Design bicubic, start of the top module:
module bicubic(clk, rst, act, in, out_0, out_1, out_2, out_3);
Size in the first run: roughly 5300 cells after synthesis, about 830 flip-flops, about 52000 um^2 of cells after synthesis.
Settings: LEC_CHECK=0, ABC_AREA=1, CAP_MARGIN=20, CELL_PAD_IN_SITES_DETAIL_PLACEMENT=2, CELL_PAD_IN_SITES_GLOBAL_PLACEMENT=1, CORE_ASPECT_RATIO=0.96, CORE_MARGIN=2, CORE_UTILIZATION=43, CTS_CLUSTER_DIAMETER=175, CTS_CLUSTER_SIZE=19, GPL_ROUTABILITY_DRIVEN=0, GPL_TIMING_DRIVEN=1, HOLD_SLACK_MARGIN=0.07, SLEW_MARGIN=20; clock period 8.31 ns.
run.sh (not shown) runs the stock make flow with config.mk's settings and CLKGATE_MAP_FILE=.
Next try:
- ABC_AREA: 1 -> not set
- CORE_ASPECT_RATIO: 0.96 -> not set
- GPL_ROUTABILITY_DRIVEN: 0 -> not set
- GPL_TIMING_DRIVEN: 1 -> not set
- HOLD_SLACK_MARGIN: 0.07 -> not set
Cell area fell by 3.6%.
Count of clock-buffer cells in the layout came out higher by 1.
Cell count is lower by 14%.
Core utilization is higher by 0.18 points.
Setup slack degrades by 0.21 ns.
Synthesized cell count falls by 17%.
Via count decreases by 13%.
Hold slack is worse by 0.0086 ns.
Synthesized area drops by 4.1%.
Next try:
- CELL_PAD_IN_SITES_DETAIL_PLACEMENT: 2 -> not set
- CELL_PAD_IN_SITES_GLOBAL_PLACEMENT: 1 -> not set
- CORE_UTILIZATION: 43 -> 40
- CTS_CLUSTER_DIAMETER: 175 -> not set
- CTS_CLUSTER_SIZE: 19 -> not set
- clock period: 8.31 -> 5.4 ns (I/O delays scaled with it)
Result: The new run completed, yet does not pass: negative setup slack; utilization rises by 2.3 points; design area rises by 13%; via count rises by 2.7%.
Next try:
- CAP_MARGIN: 20 -> 10
- CORE_UTILIZATION: 40 -> 59
- GPL_ROUTABILITY_DRIVEN: not set -> 0
- clock period: 5.4 -> 10.0 ns (I/O delays scaled with it)
After rerunning: The changed run finished with timing, DRC and antenna clean; via count is lower by 5.7%; flip-flop count stays the same; sequential share of layout area is higher by 3.8 points; setup slack improves by 3.0 ns; clock-buffer cell count is higher by 4; clock skew is lower by 0.039 ns.


bicubic again, from the RTL that the note above started with.
Design bicubic, start of the top module:
module bicubic(clk, rst, act, in, out_0, out_1, out_2, out_3);
export LEC_CHECK = 0
export CAP_MARGIN = 20
export CELL_PAD_IN_SITES_DETAIL_PLACEMENT = 2
export CELL_PAD_IN_SITES_GLOBAL_PLACEMENT = 1
export CORE_MARGIN = 2
export CORE_UTILIZATION = 43
export CTS_CLUSTER_DIAMETER = 175
export CTS_CLUSTER_SIZE = 19
export GPL_ROUTABILITY_DRIVEN = 0
export GPL_TIMING_DRIVEN = 0
export HOLD_SLACK_MARGIN = 0.07
export SLEW_MARGIN = 20
create_clock -name core_clock -period 8.31 [get_ports {clk}]
The baseline passed the timing, design-rule and antenna checks.
Change:
==> flow/config.mk (replaced) <==
export PLATFORM = sky130hd
export DESIGN_NAME = bicubic
export DESIGN_NICKNAME = bicubic
export VERILOG_FILES = /design/flow/design.v
export SDC_FILE = /design/flow/constraint.sdc
export NUM_CORES = 4
export LEC_CHECK = 0
export CAP_MARGIN = 20
export CORE_MARGIN = 2
export CORE_UTILIZATION = 59
export SLEW_MARGIN = 20
==> flow/constraint.sdc (replaced) <==
create_clock -name core_clock -period 7.29 [get_ports {clk}]
set_input_delay 1.4580 -clock core_clock [delete_from_list [all_inputs] [get_ports {clk}]]
set_output_delay 1.4580 -clock core_clock [all_outputs]
set_load 0.01 [all_outputs]
- The changed run completed without violations
- utilization grows by 18 points
- final area goes up by 1.1%
- routed wire length drops by 26%
- clock-buffer cell count came out higher by 30
- synthesized area does not change
- non-clock buffer count falls by 70
- hold slack gets better by 0.0042 ns
- worst setup slack is better by 0.11 ns
Change:
--- a/flow/config.mk
+++ b/flow/config.mk
@@ -6,6 +6,6 @@
 export NUM_CORES = 4
 export LEC_CHECK = 0
-export CAP_MARGIN = 20
+export CAP_MARGIN = 10
 export CORE_MARGIN = 2
-export CORE_UTILIZATION = 59
+export CORE_UTILIZATION = 72
 export SLEW_MARGIN = 20
==> flow/constraint.sdc (replaced) <==
create_clock -name core_clock -period 5.31 [get_ports {clk}]
set_input_delay 1.0620 -clock core_clock [delete_from_list [all_inputs] [get_ports {clk}]]
set_output_delay 1.0620 -clock core_clock [all_outputs]
set_load 0.01 [all_outputs]
What happened: Now the flow finished but fails on negative setup slack; setup slack loses 0.83 ns; non-clock buffer count rises by 485; hold slack gains 0.0044 ns; sequential share of layout area falls by 3.0 points; synthesized area does not change; global-route usage rises by 10 points; die area falls by about 18%.


Starting RTL as in the previous note.
==> flow/design.v (excerpt) <==
module bicubic(clk, rst, act, in, out_0, out_1, out_2, out_3);
Settings: LEC_CHECK=0, CAP_MARGIN=20, CELL_PAD_IN_SITES_DETAIL_PLACEMENT=1, CORE_MARGIN=5, CORE_UTILIZATION=31, MAX_ROUTING_LAYER=met5, PLACE_DENSITY_LB_ADDON=0.23, SETUP_SLACK_MARGIN=-0.35, SLEW_MARGIN=35; clock period 5.09 ns.
The baseline finished with setup timing left.
Then changed:
CELL_PAD_IN_SITES_DETAIL_PLACEMENT = unset   (was 1)
CORE_MARGIN = 2   (was 5)
CORE_UTILIZATION = 40   (was 31)
MAX_ROUTING_LAYER = unset   (was met5)
PLACE_DENSITY_LB_ADDON = unset   (was 0.23)
SETUP_SLACK_MARGIN = unset   (was -0.35)
SLEW_MARGIN = 20   (was 35)
clock period = 10.0 ns   (was 5.09 ns; I/O delays follow)
After rerunning: With this change the flow completed with no timing, DRC or antenna violations; sequential cell count is unchanged; cell count went down by 16%; cell area falls by 11%; utilization went up by 5.9 points; setup slack is better by 3.2 ns; routed wire length drops by 17%; area after synthesis stays the same; worst hold slack gets worse by 0.0092 ns.
Then changed:
ABC_AREA = 1   (was unset)
CORE_UTILIZATION = 72   (was 40)
PLACE_DENSITY = 0.38   (was unset)
TNS_END_PERCENT = 5   (was unset)
clock period = 4.37 ns   (was 10.0 ns; I/O delays follow)
What happened: The changed run never finished: it broke off in 5_1_grt. Synthesized area grows by 4.2%. Die area decreases by 42%. Synthesized cell count grows by 20%.


## v6
bicubic again, from the RTL that the note above started with.
==> flow/config.mk <==
export PLATFORM = sky130hd
export DESIGN_NAME = bicubic
export DESIGN_NICKNAME = bicubic
export VERILOG_FILES = /design/flow/design.v
export SDC_FILE = /design/flow/constraint.sdc
export NUM_CORES = 4
export LEC_CHECK = 0
export ABC_AREA = 1
export CAP_MARGIN = 10
export CORE_MARGIN = 2
export CORE_UTILIZATION = 72
export CTS_CLUSTER_SIZE = 74
export PLACE_DENSITY_LB_ADDON = 0.04
export SETUP_SLACK_MARGIN = 1.49
export SLEW_MARGIN = 20
==> flow/constraint.sdc <==
create_clock -name core_clock -period 5.18 [get_ports {clk}]
set_input_delay 1.0360 -clock core_clock [delete_from_list [all_inputs] [get_ports {clk}]]
set_output_delay 1.0360 -clock core_clock [all_outputs]
set_load 0.01 [all_outputs]
v6 did not make it past global routing (5_1_grt), where a tool error ended it.
diff inputs: v6 => v7
Settings: CAP_MARGIN changed from 10 to 20; CTS_CLUSTER_SIZE removed (was 74); CORE_UTILIZATION changed from 72 to 40; PLACE_DENSITY_LB_ADDON removed (was 0.04); ABC_AREA removed (was 1); SETUP_SLACK_MARGIN removed (was 1.49); the clock period (ns, I/O delays scaled along) changed from 5.18 to 7.29.
Looking at the reports, v7 completed the entire flow and the layout it produced met the timing, design-rule and antenna checks.
Relative to v6, TritonCTS buffer count has increased by 4 in v7.
Re effective utilization at floorplan: v7 is 32 points down on v6.
Net count of the mapped netlist (lower): v7
Diff v6 -> v7 | number of cells in Yosys stat | down by more than 10%
v6 → v7: placed wire-length estimate decreased 19000 um; number of sinks handled by clock tree synthesis essentially unchanged; mux share of post-synthesis cell area increased 3.7 points; post-CTS repair timing setup buffer count decreased 135; post-synth design cell area decreased 2100 um2.
NOTE: total placed cells including tap cells in v7 falls short of that of v6


bicubic again, from the RTL that the note above started with.
==> flow/config.mk <==
export PLATFORM = sky130hd
export DESIGN_NAME = bicubic
export DESIGN_NICKNAME = bicubic
export VERILOG_FILES = /design/flow/design.v
export SDC_FILE = /design/flow/constraint.sdc
export NUM_CORES = 4
export LEC_CHECK = 0
export ABC_AREA = 1
export CAP_MARGIN = 20
export CELL_PAD_IN_SITES_DETAIL_PLACEMENT = 1
export CELL_PAD_IN_SITES_GLOBAL_PLACEMENT = 2
export CORE_ASPECT_RATIO = 0.72
export CORE_MARGIN = 2
export CORE_UTILIZATION = 55
export CTS_CLUSTER_SIZE = 80
export GPL_TIMING_DRIVEN = 0
export MAX_ROUTING_LAYER = met4
export SETUP_SLACK_MARGIN = 3.26
export SLEW_MARGIN = 20
export TNS_END_PERCENT = 15
==> flow/constraint.sdc <==
create_clock -name core_clock -period 11.9 [get_ports {clk}]
set_input_delay 2.3800 -clock core_clock [delete_from_list [all_inputs] [get_ports {clk}]]
set_output_delay 2.3800 -clock core_clock [all_outputs]
set_load 0.01 [all_outputs]
Edit:
--- a/flow/config.mk
+++ b/flow/config.mk
@@ -11,9 +11,10 @@
 export CELL_PAD_IN_SITES_GLOBAL_PLACEMENT = 2
 export CORE_ASPECT_RATIO = 0.72
-export CORE_MARGIN = 2
+export CORE_MARGIN = 4
 export CORE_UTILIZATION = 55
 export CTS_CLUSTER_SIZE = 80
 export GPL_TIMING_DRIVEN = 0
-export MAX_ROUTING_LAYER = met4
+export MAX_ROUTING_LAYER = met5
+export MIN_ROUTING_LAYER = met2
 export SETUP_SLACK_MARGIN = 3.26
 export SLEW_MARGIN = 20
Outcome: With this change the flow aborted during 5_1_grt, error GRT-0116. Area after synthesis stays the same. Synthesized cell count stays the same. Die area rose by 2.6%.
Edit:
==> flow/config.mk (replaced) <==
export PLATFORM = sky130hd
export DESIGN_NAME = bicubic
export DESIGN_NICKNAME = bicubic
export VERILOG_FILES = /design/flow/design.v
export SDC_FILE = /design/flow/constraint.sdc
export NUM_CORES = 4
export LEC_CHECK = 0
export CAP_MARGIN = 10
export CELL_PAD_IN_SITES_DETAIL_PLACEMENT = 1
export CELL_PAD_IN_SITES_GLOBAL_PLACEMENT = 2
export CORE_ASPECT_RATIO = 1.27
export CORE_MARGIN = 2
export CORE_UTILIZATION = 59
export GPL_ROUTABILITY_DRIVEN = 0
export MAX_ROUTING_LAYER = met5
export SLEW_MARGIN = 20
==> flow/constraint.sdc (replaced) <==
create_clock -name core_clock -period 10.0 [get_ports {clk}]
set_input_delay 2.0000 -clock core_clock [delete_from_list [all_inputs] [get_ports {clk}]]
set_output_delay 2.0000 -clock core_clock [all_outputs]
set_load 0.01 [all_outputs]
After rerunning: This time the run completed without violations; area after synthesis went down by 4.1%; die size falls by 13%; synthesized cell count decreases by 17%.
Edit:
==> flow/config.mk (replaced) <==
export PLATFORM = sky130hd
export DESIGN_NAME = bicubic
export DESIGN_NICKNAME = bicubic
export VERILOG_FILES = /design/flow/design.v
export SDC_FILE = /design/flow/constraint.sdc
export NUM_CORES = 4
export LEC_CHECK = 0
export CAP_MARGIN = 5
export CORE_MARGIN = 2
export CORE_UTILIZATION = 72
export CTS_CLUSTER_SIZE = 14
export SLEW_MARGIN = 20
==> flow/constraint.sdc (replaced) <==
create_clock -name core_clock -period 5.01 [get_ports {clk}]
set_input_delay 1.0020 -clock core_clock [delete_from_list [all_inputs] [get_ports {clk}]]
set_output_delay 1.0020 -clock core_clock [all_outputs]
set_load 0.01 [all_outputs]
After rerunning:
- The changed run ran to the end with violations: negative setup slack
- final area rose by 14%
- setup slack is worse by 3.3 ns
- utilization came out higher by 26 points
- global-route usage went up by 8.8 points
- critical path depth rises by 9
- sequential cell count is unchanged


run 1:
bicubic again, from the RTL that the note above started with.
Design bicubic, start of the top module:
module bicubic(clk, rst, act, in, out_0, out_1, out_2, out_3);
	input clk,rst,act;
	input [7:0] in;
  wire oooooooooooooooo;
	wire [7:0] in_0,in_1,in_2,in_3;   
	output [7:0] out_0, out_1, out_2, out_3;
	wire [1:0] ooooooooooo;
	wire[14:0] x_weight_sum_0;
	wire[14:0] x_weight_sum_1;
	wire[14:0] x_weight_sum_2;
	wire[14:0] x_weight_sum_3;
	wire[7:0] y_weight_sum_0;	
	wire[7:0] y_weight_sum_1;
	wire[7:0] y_weight_sum_2;
	wire[7:0] y_weight_sum_3;
	 input_array A(.clk(clk), .rst(rst), .act(act), .in(in),
					.out_0(in_3), .out_1(in_2), .out_2(in_1), .out_3(in_0));
	reg[14:0] array0_0 [3:0];
	reg[14:0] array0_1 [3:0];
	reg[14:0] array1_0 [3:0];
	reg[14:0] array1_1 [3:0];
	reg[14:0] array2_0 [3:0];
	reg[14:0] array2_1 [3:0];
	reg[14:0] array3_0 [3:0];
	reg[14:0] array3_1 [3:0];
	reg[1:0] mux_sel;
	reg switch;
	wire[14:0] dm0_0_0, dm0_1_0, dm0_2_0, dm0_3_0, 				
					  dm0_0_1, dm0_1_1, dm0_2_1, dm0_3_1,
 					 dm1_0_0, dm1_1_0, dm1_2_0, dm1_3_0, 
					 dm1_0_1, dm1_1_1, dm1_2_1, dm1_3_1,
 					 dm2_0_0, dm2_1_0, dm2_2_0, dm2_3_0, 
					 dm2_0_1, dm2_1_1, dm2_2_1, dm2_3_1,
 					 dm3_0_0, dm3_1_0, dm3_2_0, dm3_3_0, 
					 dm3_0_1, dm3_1_1, dm3_2_1, dm3_3_1;
  wire[14:0]  array0_0_0, array0_1_0, array0_2_0, array0_3_0, 					
					  array0_0_1, array0_1_1, array0_2_1, array0_3_1,
 					 array1_0_0, array1_1_0, array1_2_0, array1_3_0, 
					 array1_0_1, array1_1_1, array1_2_1, array1_3_1,
  ...
make LEC_CHECK=0 CAP_MARGIN=10 CELL_PAD_IN_SITES_DETAIL_PLACEMENT=1 CELL_PAD_IN_SITES_GLOBAL_PLACEMENT=2 CORE_ASPECT_RATIO=1.27 CORE_MARGIN=2 CORE_UTILIZATION=59 CTS_CLUSTER_SIZE=21 GPL_ROUTABILITY_DRIVEN=0 GPL_TIMING_DRIVEN=0 MAX_ROUTING_LAYER=met5 SETUP_SLACK_MARGIN=0.5 SLEW_MARGIN=20 finish   # period 10.0 ns
Changes in run 2 relative to run 1:
# run 1
export LEC_CHECK = 0
export CAP_MARGIN = 10
export CELL_PAD_IN_SITES_DETAIL_PLACEMENT = 1
export CELL_PAD_IN_SITES_GLOBAL_PLACEMENT = 2
export CORE_ASPECT_RATIO = 1.27
export CORE_MARGIN = 2
export CORE_UTILIZATION = 59
export CTS_CLUSTER_SIZE = 21
export GPL_ROUTABILITY_DRIVEN = 0
export GPL_TIMING_DRIVEN = 0
export MAX_ROUTING_LAYER = met5
export SETUP_SLACK_MARGIN = 0.5
export SLEW_MARGIN = 20
create_clock -name core_clock -period 10.0 [get_ports {clk}]
# run 2
export LEC_CHECK = 0
export CAP_MARGIN = 10
export CORE_MARGIN = 2
export CORE_UTILIZATION = 72
export SLEW_MARGIN = 20
create_clock -name core_clock -period 5.24 [get_ports {clk}]
Notes after the runs:
Final checks on run 2, whose flow otherwise completed, came back failing, citing setup timing.
Run 1 reached the final stage; the timing, design-rule and antenna checks on its layout passed.
Run 2 does worse than run 1 on design area.
Run 2 vs run 1, last element of the critical path: out_1[7] vs y1.temp_1[21]$_DFF_P_
Worst hold path depth: run 1 vs run 2, no meaningful difference
Run 2 reports its launch point of the critical path as y1.temp_0[7]$_DFF_P_ while run 1 reports switch$_DFFE_PN1N_.
Non-clock buffer count in the final layout: run 2 > run 1
Post-layout worst setup margin on run 2 is down relative to run 1.
--- input diff run 2..run 3 ---
# run 2
export LEC_CHECK = 0
export CAP_MARGIN = 10
export CORE_MARGIN = 2
export CORE_UTILIZATION = 72
export SLEW_MARGIN = 20
create_clock -name core_clock -period 5.24 [get_ports {clk}]
# run 3
export LEC_CHECK = 0
export ABC_AREA = 1
export CAP_MARGIN = 10
export CORE_MARGIN = 2
export CORE_UTILIZATION = 72
export CTS_CLUSTER_SIZE = 74
export PLACE_DENSITY = 0.64
export SETUP_SLACK_MARGIN = -0.42
export SLEW_MARGIN = 20
create_clock -name core_clock -period 4.26 [get_ports {clk}]
[summary]
Run 3 did not finish; a tool error ended it in global routing (5_1_grt). Across both runs, worst slack at placement was lower for run 3 than for run 2. Post-cts resize count ends up lower on run 3. Compared with run 2, number of nets at floorplan in run 3 increased by more than 10%. Height of the chip in run 3 is 5.5 microns higher than in run 2. Diff run 2 -> run 3 | synthesized cell count | up by more than 10%. Of the two candidates, run 2 has the better area of the placeable core and run 3 the worse one. Summed standard-cell area reported by yosys for run 3 is higher than for run 2. Number of distinct library cells after synthesis: run 3 vs run 2 down 11.
Here is what was changed in the inputs of run 4 compared with run 3.
# run 3
export LEC_CHECK = 0
export ABC_AREA = 1
export CAP_MARGIN = 10
export CORE_MARGIN = 2
export CORE_UTILIZATION = 72
export CTS_CLUSTER_SIZE = 74
export PLACE_DENSITY = 0.64
export SETUP_SLACK_MARGIN = -0.42
export SLEW_MARGIN = 20
create_clock -name core_clock -period 4.26 [get_ports {clk}]
# run 4
export LEC_CHECK = 0
export ABC_AREA = 1
export CAP_MARGIN = 10
export CORE_MARGIN = 2
export CORE_UTILIZATION = 72
export CTS_CLUSTER_SIZE = 74
export PLACE_DENSITY = 0.64
export SETUP_SLACK_MARGIN = -0.42
export SLEW_MARGIN = 20
create_clock -name core_clock -period 4.28 [get_ports {clk}]
Seen in the log of run 4: GRT-0232 during global routing (5_1_grt), after which the run never completed.
As far as area of the core goes, run 3 and run 4 are indistinguishable; the numbers are identical.
Final weighted congestion of routability-driven global placement went down slightly going from run 3 to run 4.
The post-DP HPWL in run 4 sits about 0.5% above the value recorded for run 3.
Post-synthesis instance area: run 4 vs run 3 identical
Status: die size parity (run 4, run 3)
Summary of run 4 over run 3: arithmetic-cell share of the synthesized area counting full adders, half adders and majority gates now sits at about the same level, gate count after technology mapping now sits at about the same level, total clock buffers created by CTS now sits higher, total of flip-flops plus latches after synthesis now sits at about the same level.
